==> inputs of run a <==
// top
module top(
	input clk,
	input rst,
	input valid,
	input dir,
	input signed [31:0] n,
	output [31:0] zeroCount,
	output signed [31:0] xOut
);
	reg signed [31:0] xReg;
	wire signed [31:0] xNext;
	always @(posedge clk or posedge rst)begin
		if(rst) xReg<=32'sd50;
		else if(valid) xReg<=xNext;
	end
	assign xOut=xReg;
	wire signed[31:0] signedN;
	assign signedN=dir? n: -n;
	wire signed [31:0] addOut;
	wire signed [31:0] modOut;
	wire signed [31:0] normOut;
	wire zeroHit;
	adder uAdd(.a(xReg), .b(signedN), .sum(addOut));
	modulo uMod(.in(addOut), .out(modOut));
	normalize uNorm(.in(modOut), .out(normOut));
	comparator uCmp(.in(normOut), .zero(zeroHit));
	assign xNext=normOut;
	counter uCnt(
		.clk(clk),
		.rst(rst),
		.inc(valid&zeroHit),
		.count(zeroCount)
	);
endmodule
clock: 14.9 ns
lec_check: 0
abc_area: 1
cap_margin: 20
core_margin: 2
core_utilization: 72
cts_cluster_size: 10
slew_margin: 30
tns_end_percent: 10
run.sh (not shown) runs the stock make flow with config.mk's settings and CLKGATE_MAP_FILE=.
==> run b (differences from run a) <==
==> flow/config.mk (replaced) <==
export PLATFORM = sky130hd
export DESIGN_NAME = top
export DESIGN_NICKNAME = top
export VERILOG_FILES = /design/flow/design.v
export SDC_FILE = /design/flow/constraint.sdc
export NUM_CORES = 4
export LEC_CHECK = 0
export CAP_MARGIN = 20
export CORE_MARGIN = 2
export CORE_UTILIZATION = 59
export SLEW_MARGIN = 20
==> flow/constraint.sdc (replaced) <==
create_clock -name core_clock -period 22.7 [get_ports {clk}]
set_input_delay 4.5400 -clock core_clock [delete_from_list [all_inputs] [get_ports {clk}]]
set_output_delay 4.5400 -clock core_clock [all_outputs]
set_load 0.01 [all_outputs]
==> results <==
| item | run b | run a |
|---|---|---|
| Synthesized area per cell | 7.88 µm² | 6.18 µm² |
| Standard-cell rows | 55 | 49 |
| Share of Yosys cell area claimed by the top area cell type | 11.2% | 16.5% |
| Post-synthesis cell type with the largest instance count | nor2_1 | nand2_1 |
| Largest area contributor in the synthesized netlist | dfrtp_1 | nand2_1 |
| Total cell area reported by yosys after synthesis | 13,600 µm² | 13,100 µm² |
| Share of synthesized cell area in and, or, nand and nor gates | 26.2% | 58.8% |
| Core Region | 22,600 µm² | 17,900 µm² |
| Placed Cells | 2,630 | 2,756 |
| Gate Count Post-Synth | 1,730 | 2,118 |
| Run status | aborted with a tool error | aborted with a tool error |
| Stage where the flow stopped | global routing | clock tree synthesis |
| Post-Synth AOI/OAI Area | 39.3% | 6.82% |
| Post-Place Setup Slack | -3.59 ns | -5.64 ns |

==> run P: inputs <==
top again, from the RTL that the note above started with.
==> flow/design.v (excerpt) <==
module top(
	input clk,
	input rst,
	input valid,
	input dir,
	input signed [31:0] n,
	output [31:0] zeroCount,
	output signed [31:0] xOut
);
make LEC_CHECK=0 ABC_AREA=1 CAP_MARGIN=20 CORE_ASPECT_RATIO=0.5 CORE_MARGIN=2 CORE_UTILIZATION=72 CTS_CLUSTER_SIZE=10 PLACE_DENSITY=0.42 SLEW_MARGIN=30 TNS_END_PERCENT=10 finish   # period 14.9 ns
==> run X (differences from run P) <==
Settings changed: ABC_AREA 1 to unset, CORE_ASPECT_RATIO 0.5 to unset, CORE_UTILIZATION 72 to 34, CTS_CLUSTER_SIZE 10 to unset, PLACE_DENSITY 0.42 to unset, SLEW_MARGIN 30 to 20, TNS_END_PERCENT 10 to unset.
==> flow/constraint.sdc (replaced) <==
create_clock -name core_clock -period 32.6 [get_ports {clk}]
set_input_delay 6.5200 -clock core_clock [delete_from_list [all_inputs] [get_ports {clk}]]
set_output_delay 6.5200 -clock core_clock [all_outputs]
set_load 0.01 [all_outputs]
==> results.toml <==
# generated from flow reports
[status]
status = "aborted with a tool error"
lastStage = "4_1_cts"
toolErrorMsg = "[ERROR DPL-0038] Utilization greater than 100%, impossible to legalize"

[placed_design]
dpl_worst_slack_ps = -5670

[die]
dieArea_um2 = 19300
That was run P.
==> results.toml <==
# implementation run metrics
[status]
status = "complete, no violations"

[final_timing]
final_max_slew_viol_count = 0
slew_headroom = 0.338

[placed_design]
dpl_worst_slack_ps = 785
dp_hpwl_mm = 33.0

[hold_path]
min_from = "uCnt.count[31]"

[global_route]
grt_max_degree = 65
met1_usage = 0.261

[yosys]
ys_cells = 1730
syn_area_per_cell_um2 = 7.88

[clock_network]
cts_resized = 0
That was run X.
